==> inputs of amber <==
Design mul_op, start of the top module:
module mul_op #(parameter INPUTS = 2,
		parameter OUTPUTS = 1,
		parameter DATA_IN_SIZE = 32,
		parameter DATA_OUT_SIZE = 32)
		(
		input clk,
		input rst,
		input [INPUTS * (DATA_IN_SIZE)- 1 : 0]data_in_bus,
		input [INPUTS - 1 : 0]valid_in_bus,
		output [INPUTS - 1 : 0] ready_in_bus,
		output [OUTPUTS * (DATA_OUT_SIZE) - 1 : 0]data_out_bus,
		output [OUTPUTS - 1 : 0]valid_out_bus,
		input 	[OUTPUTS - 1 : 0] ready_out_bus
);
	localparam LATENCY = 4;
	wire [2 * DATA_OUT_SIZE - 1 : 0] temp_result;
	wire join_valid;
	wire buff_valid, oehb_valid, oehb_ready;
	wire oehb_dataOut, oehb_datain;
	joinC #(.N(INPUTS)) add_fork(.valid_in(valid_in_bus), .ready_in(ready_in_bus), .valid_out(join_valid), .ready_out(oehb_ready));
	mul_4_stage multiply_unit (.clk(clk), .ce(oehb_ready), .a(data_in_bus[0 * DATA_IN_SIZE +: DATA_IN_SIZE]), .b(data_in_bus[1 * DATA_IN_SIZE +: DATA_IN_SIZE]), .p(data_out_bus[0 * DATA_OUT_SIZE +: DATA_OUT_SIZE]));
	delay_buffer #(.SIZE(LATENCY - 1))delay_buff(.clk(clk), .rst(rst), .valid_in(join_valid), .ready_in(oehb_ready), .valid_out(buff_valid));
	OEHB #(.INPUTS(1), .OUTPUTS(1), .DATA_IN_SIZE(1), .DATA_OUT_SIZE(1)) oehb_buffer (.clk(clk), .rst(rst),
										 .data_in_bus(1'b0), .valid_in_bus(buff_valid), .ready_in_bus(oehb_ready),
										 .data_out_bus(oehb_dataOut), .valid_out_bus(valid_out_bus[0]), .ready_out_bus(ready_out_bus[0]));
endmodule
==> flow/config.mk <==
export PLATFORM = sky130hd
export DESIGN_NAME = mul_op
export DESIGN_NICKNAME = mul_op
export VERILOG_FILES = /design/flow/design.v
export SDC_FILE = /design/flow/constraint.sdc
export NUM_CORES = 4
export LEC_CHECK = 0
export CAP_MARGIN = 40
export CORE_ASPECT_RATIO = 0.86
export CORE_MARGIN = 2
export CORE_UTILIZATION = 72
export CTS_CLUSTER_DIAMETER = 381
export CTS_CLUSTER_SIZE = 21
export SLEW_MARGIN = 20
export TNS_END_PERCENT = 10
==> flow/constraint.sdc <==
create_clock -name core_clock -period 5.93 [get_ports {clk}]
set_input_delay 1.1860 -clock core_clock [delete_from_list [all_inputs] [get_ports {clk}]]
set_output_delay 1.1860 -clock core_clock [all_outputs]
set_load 0.01 [all_outputs]
run.sh (not shown) runs the stock make flow with config.mk's settings and CLKGATE_MAP_FILE=.
==> xenon: changes against amber <==
--- a/flow/config.mk
+++ b/flow/config.mk
@@ -8,8 +8,4 @@
 export CAP_MARGIN = 40
-export CORE_ASPECT_RATIO = 0.86
 export CORE_MARGIN = 2
 export CORE_UTILIZATION = 72
-export CTS_CLUSTER_DIAMETER = 381
-export CTS_CLUSTER_SIZE = 21
 export SLEW_MARGIN = 20
-export TNS_END_PERCENT = 10
==> flow/constraint.sdc (replaced) <==
create_clock -name core_clock -period 6.49 [get_ports {clk}]
set_input_delay 1.2980 -clock core_clock [delete_from_list [all_inputs] [get_ports {clk}]]
set_output_delay 1.2980 -clock core_clock [all_outputs]
set_load 0.01 [all_outputs]
==> comparison table <==
quantity                                                                                  xenon                           amber
Outcome                                                                         failed layout checks            failed layout checks
Layout check failures                                                              setup timing                    setup timing
Total setup violations reported at the end of the flow                                       15                              22
End of the worst hold path                                       multiply_unit.q2[13]$_DFFE_PN_   multiply_unit.q2[6]$_DFFE_PN_
Die boundary height                                                                      174 um                          162 um
Global-route met2 utilization                                                             62.1%                           64.5%
Global-route wire length before repair                                                  87.2 mm                         92.3 mm
Area enclosed by the die boundary                                                    30,300 um2                      30,300 um2
Sequential cell area share                                                                19.7%                           19.5%
Post-route fraction of the period consumed by the critical path                            108%                            120%
Depth of the most critical reg-to-reg path                                                   24                              25
Worst hold path startpoint                                       multiply_unit.q1[13]$_DFFE_PN_   multiply_unit.q1[6]$_DFFE_PN_
CP max FO                                                                                     8                               6
Data-path buffer share of cell area in the final layout                                   11.9%                           12.5%
Capture point of the critical path                               multiply_unit.q0[24]$_DFFE_PN_  multiply_unit.q0[25]$_DFFE_PN_
Layout area overhead                                                                      19.6%                           20.6%
Routed met2 length                                                                      26.7 mm                         28.1 mm
Count of cell instances traversed by the critical path                                       24                              25
Number of signal-net buffers in the layout                                                  313                             349
# resized after CTS                                                                          50                              57
DRT Wirelength                                                                          55.8 mm                         61.4 mm

========
==> inputs of run a <==
Starting RTL as in the previous note.
clock: 6.54 ns
lec_check: 0
cap_margin: 0
cell_pad_in_sites_global_placement: 0
core_aspect_ratio: 0.91
core_margin: 2
core_utilization: 72
cts_cluster_diameter: 28
cts_cluster_size: 50
min_routing_layer: met1
place_density_lb_addon: 0.0
setup_slack_margin: 1.94
slew_margin: 10
tns_end_percent: 60
==> inputs of run b, as changes to run a <==
==> flow/config.mk (replaced) <==
export PLATFORM = sky130hd
export DESIGN_NAME = mul_op
export DESIGN_NICKNAME = mul_op
export VERILOG_FILES = /design/flow/design.v
export SDC_FILE = /design/flow/constraint.sdc
export NUM_CORES = 4
export LEC_CHECK = 0
export CAP_MARGIN = 20
export CORE_MARGIN = 2
export CORE_UTILIZATION = 40
export SLEW_MARGIN = 20
==> flow/constraint.sdc (replaced) <==
create_clock -name core_clock -period 7.52 [get_ports {clk}]
set_input_delay 1.5040 -clock core_clock [delete_from_list [all_inputs] [get_ports {clk}]]
set_output_delay 1.5040 -clock core_clock [all_outputs]
set_load 0.01 [all_outputs]
==> results <==
Run a finished with setup timing left. Run b completed with no timing, DRC or antenna violations. Against run a, the core utilization of run b is lower by 43 points. Against run a, the die area of run b is larger by about 80%. Against run a, the critical path depth of run b is lower by 1. Synthesized cell count is the same in run b and run a.

========
==> inputs of v28 <==
==> flow/design.v <==
module joinC #(parameter N = 5)(
	input [N - 1 : 0] valid_in,
	output reg  [N - 1 : 0] ready_in,
	output valid_out,
	input ready_out
);
	assign valid_out = &valid_in; 
	reg[N - 1 : 0] singleValid;
	integer i, j;
	always @(*)begin
		for(i = 0; i < N; i = i + 1)begin
			singleValid[i] = 1;
			for(j = 0; j < N; j = j + 1)
				if(i != j)
					singleValid[i] = singleValid[i] & valid_in[j];
		end
		for(i = 0; i < N; i = i + 1)begin
			ready_in[i] = singleValid[i] & ready_out;
		end
	end
endmodule
module OEHB #(parameter INPUTS = 1,
		parameter OUTPUTS = 1,
		parameter DATA_IN_SIZE = 32,
		parameter DATA_OUT_SIZE = 32)
	(
		input clk,
		input rst,
		input [INPUTS * (DATA_IN_SIZE)- 1 : 0]data_in_bus,
		input [INPUTS - 1 : 0]valid_in_bus,
		output [INPUTS - 1 : 0] ready_in_bus,
		output [OUTPUTS * (DATA_OUT_SIZE) - 1 : 0]data_out_bus,
		output reg [OUTPUTS - 1 : 0]valid_out_bus,
		input 	[OUTPUTS - 1 : 0] ready_out_bus
);
	wire reg_en;
	reg [DATA_IN_SIZE - 1 : 0] data_reg;
	always@(posedge clk, posedge rst)
		if(rst)
			valid_out_bus[0] <= 0;
		else
			valid_out_bus[0] <= valid_in_bus[0] | ~ready_in_bus[0];
	always@(posedge clk, posedge rst)
		if(rst)
			data_reg <= 0;
		else if(reg_en)
			data_reg <= data_in_bus[0 * DATA_IN_SIZE +: DATA_IN_SIZE];
	assign data_out_bus[0 * DATA_OUT_SIZE +: DATA_OUT_SIZE] = data_reg;
	assign ready_in_bus[0] = ~valid_out_bus[0] | ready_out_bus[0];
	assign reg_en = ready_in_bus[0] & valid_in_bus[0];
endmodule
module delay_buffer #(parameter SIZE = 32) (
	input clk, rst,
	input valid_in, ready_in,
	output valid_out
);
	reg [SIZE - 1 : 0] shift_reg;
	always @(posedge clk)begin
		if(ready_in | rst)
			shift_reg[0] <= valid_in;
	end
	always @(posedge clk)begin
		if(rst)
			shift_reg[SIZE - 1 : 1] <= 0;
		else if(ready_in)
			shift_reg[SIZE - 1 : 1] <= shift_reg[SIZE - 2 : 0];
	end
	assign valid_out = shift_reg[SIZE - 1];
endmodule
module mul_4_stage (
	input clk, ce,
	input[31 : 0] a,
	input [31 : 0] b,
	output [31 : 0] p
);
	reg [31 : 0] a_reg, b_reg, q0, q1, q2;
	wire [63 : 0] mul_wire;
	assign mul_wire = a_reg * b_reg;
	wire [31 : 0] mul;
	assign mul = mul_wire[31 : 0];
	always @(posedge clk)
		if(ce)begin
			a_reg <= a;
			b_reg <= b;
			q0 <= mul;
			q1 <= q0;
			q2 <= q1;
		end
	assign p = q2;
endmodule
module mul_op #(parameter INPUTS = 2,
		parameter OUTPUTS = 1,
		parameter DATA_IN_SIZE = 32,
		parameter DATA_OUT_SIZE = 32)
		(
		input clk,
		input rst,
		input [INPUTS * (DATA_IN_SIZE)- 1 : 0]data_in_bus,
		input [INPUTS - 1 : 0]valid_in_bus,
		output [INPUTS - 1 : 0] ready_in_bus,
		output [OUTPUTS * (DATA_OUT_SIZE) - 1 : 0]data_out_bus,
		output [OUTPUTS - 1 : 0]valid_out_bus,
		input 	[OUTPUTS - 1 : 0] ready_out_bus
);
	localparam LATENCY = 4;
	wire [2 * DATA_OUT_SIZE - 1 : 0] temp_result;
	wire join_valid;
	wire buff_valid, oehb_valid, oehb_ready;
	wire oehb_dataOut, oehb_datain;
	joinC #(.N(INPUTS)) add_fork(.valid_in(valid_in_bus), .ready_in(ready_in_bus), .valid_out(join_valid), .ready_out(oehb_ready));
	mul_4_stage multiply_unit (.clk(clk), .ce(oehb_ready), .a(data_in_bus[0 * DATA_IN_SIZE +: DATA_IN_SIZE]), .b(data_in_bus[1 * DATA_IN_SIZE +: DATA_IN_SIZE]), .p(data_out_bus[0 * DATA_OUT_SIZE +: DATA_OUT_SIZE]));
	delay_buffer #(.SIZE(LATENCY - 1))delay_buff(.clk(clk), .rst(rst), .valid_in(join_valid), .ready_in(oehb_ready), .valid_out(buff_valid));
	OEHB #(.INPUTS(1), .OUTPUTS(1), .DATA_IN_SIZE(1), .DATA_OUT_SIZE(1)) oehb_buffer (.clk(clk), .rst(rst),
										 .data_in_bus(1'b0), .valid_in_bus(buff_valid), .ready_in_bus(oehb_ready),
										 .data_out_bus(oehb_dataOut), .valid_out_bus(valid_out_bus[0]), .ready_out_bus(ready_out_bus[0]));
endmodule
==> flow/run.sh <==
#!/bin/bash
# the make line also repeats each setting of config.mk as NAME=value (left out here)
make -C /OpenROAD-flow-scripts/flow DESIGN_CONFIG=/design/flow/config.mk WORK_HOME=/design/flow/orfs CLKGATE_MAP_FILE= finish
==> flow/config.mk <==
export PLATFORM = sky130hd
export DESIGN_NAME = mul_op
export DESIGN_NICKNAME = mul_op
export VERILOG_FILES = /design/flow/design.v
export SDC_FILE = /design/flow/constraint.sdc
export NUM_CORES = 4
export LEC_CHECK = 0
export ABC_AREA = 1
export CAP_MARGIN = 5
export CELL_PAD_IN_SITES_GLOBAL_PLACEMENT = 1
export CORE_ASPECT_RATIO = 0.89
export CORE_MARGIN = 7
export CORE_UTILIZATION = 60
export CTS_CLUSTER_DIAMETER = 202
export CTS_CLUSTER_SIZE = 46
export GPL_ROUTABILITY_DRIVEN = 1
export GPL_TIMING_DRIVEN = 0
export HOLD_SLACK_MARGIN = 0.07
export MAX_ROUTING_LAYER = met4
export MIN_ROUTING_LAYER = met1
export PLACE_DENSITY_LB_ADDON = 0.05
export SETUP_SLACK_MARGIN = 1.94
export SLEW_MARGIN = 25
export TNS_END_PERCENT = 65
==> flow/constraint.sdc <==
create_clock -name core_clock -period 12.9 [get_ports {clk}]
set_input_delay 2.5800 -clock core_clock [delete_from_list [all_inputs] [get_ports {clk}]]
set_output_delay 2.5800 -clock core_clock [all_outputs]
set_load 0.01 [all_outputs]
==> v4 (differences from v28) <==
ABC_AREA = not set   (was 1)
CAP_MARGIN = 20   (was 5)
CORE_ASPECT_RATIO = 0.5   (was 0.89)
CORE_UTILIZATION = 61   (was 60)
CTS_CLUSTER_DIAMETER = 240   (was 202)
CTS_CLUSTER_SIZE = 99   (was 46)
GPL_ROUTABILITY_DRIVEN = not set   (was 1)
GPL_TIMING_DRIVEN = not set   (was 0)
HOLD_SLACK_MARGIN = not set   (was 0.07)
MAX_ROUTING_LAYER = not set   (was met4)
PLACE_DENSITY_LB_ADDON = not set   (was 0.05)
SETUP_SLACK_MARGIN = -1.1   (was 1.94)
SLEW_MARGIN = 20   (was 25)
TNS_END_PERCENT = not set   (was 65)
==> v10 (differences from v28) <==
ABC_AREA = not set   (was 1)
CAP_MARGIN = 20   (was 5)
CELL_PAD_IN_SITES_GLOBAL_PLACEMENT = not set   (was 1)
CORE_ASPECT_RATIO = not set   (was 0.89)
CORE_MARGIN = 2   (was 7)
CORE_UTILIZATION = 40   (was 60)
CTS_CLUSTER_DIAMETER = not set   (was 202)
CTS_CLUSTER_SIZE = not set   (was 46)
GPL_ROUTABILITY_DRIVEN = not set   (was 1)
GPL_TIMING_DRIVEN = not set   (was 0)
HOLD_SLACK_MARGIN = not set   (was 0.07)
MAX_ROUTING_LAYER = not set   (was met4)
MIN_ROUTING_LAYER = not set   (was met1)
PLACE_DENSITY_LB_ADDON = not set   (was 0.05)
SETUP_SLACK_MARGIN = not set   (was 1.94)
SLEW_MARGIN = 20   (was 25)
TNS_END_PERCENT = not set   (was 65)
==> flow/constraint.sdc (replaced) <==
create_clock -name core_clock -period 4.99 [get_ports {clk}]
set_input_delay 0.9980 -clock core_clock [delete_from_list [all_inputs] [get_ports {clk}]]
set_output_delay 0.9980 -clock core_clock [all_outputs]
set_load 0.01 [all_outputs]
==> v31 (differences from v28) <==
ABC_AREA = not set   (was 1)
CAP_MARGIN = 20   (was 5)
CELL_PAD_IN_SITES_GLOBAL_PLACEMENT = not set   (was 1)
CORE_ASPECT_RATIO = not set   (was 0.89)
CORE_MARGIN = 2   (was 7)
CORE_UTILIZATION = 10   (was 60)
CTS_CLUSTER_DIAMETER = not set   (was 202)
CTS_CLUSTER_SIZE = not set   (was 46)
GPL_ROUTABILITY_DRIVEN = not set   (was 1)
GPL_TIMING_DRIVEN = not set   (was 0)
HOLD_SLACK_MARGIN = not set   (was 0.07)
MAX_ROUTING_LAYER = not set   (was met4)
MIN_ROUTING_LAYER = not set   (was met1)
PLACE_DENSITY_LB_ADDON = not set   (was 0.05)
SETUP_SLACK_MARGIN = not set   (was 1.94)
SLEW_MARGIN = 20   (was 25)
TNS_END_PERCENT = not set   (was 65)
==> flow/constraint.sdc (replaced) <==
create_clock -name core_clock -period 8.92 [get_ports {clk}]
set_input_delay 1.7840 -clock core_clock [delete_from_list [all_inputs] [get_ports {clk}]]
set_output_delay 1.7840 -clock core_clock [all_outputs]
set_load 0.01 [all_outputs]
==> comparison table <==
item	v31	v10	v28	v4
Nets@finish	2536	2787	3241	2535
Via count normalized by instance count	2.74	4.73	5.22	5.53
Maximum number of pins on one net before global-route repair	67	66	101	76
Worst Max-Slew Pin Slew	1070 ps	915 ps	1100 ps	1090 ps
Die boundary height	460 um	232 um	194 um	145 um
Mapped Nets	2485	2485	3118	2485
Highest Clock Rate	0.136 GHz	0.148 GHz	0.124 GHz	0.131 GHz
Global placer's final weighted congestion	0.820	0.900	0.963	0.911
Outcome	timing/DRC/antenna clean	failed layout checks	timing/DRC/antenna clean	timing/DRC/antenna clean
Violated checks	-	setup timing	-	-
Number of signal-net buffers in the layout	114	365	210	113
GRT met2 Usage	8.48%	33.0%	47.8%	43.1%
Starting DRT DRC Count	736	670	1554	1003
Worst Path Arrival	7570 ps	7020 ps	8370 ps	7870 ps
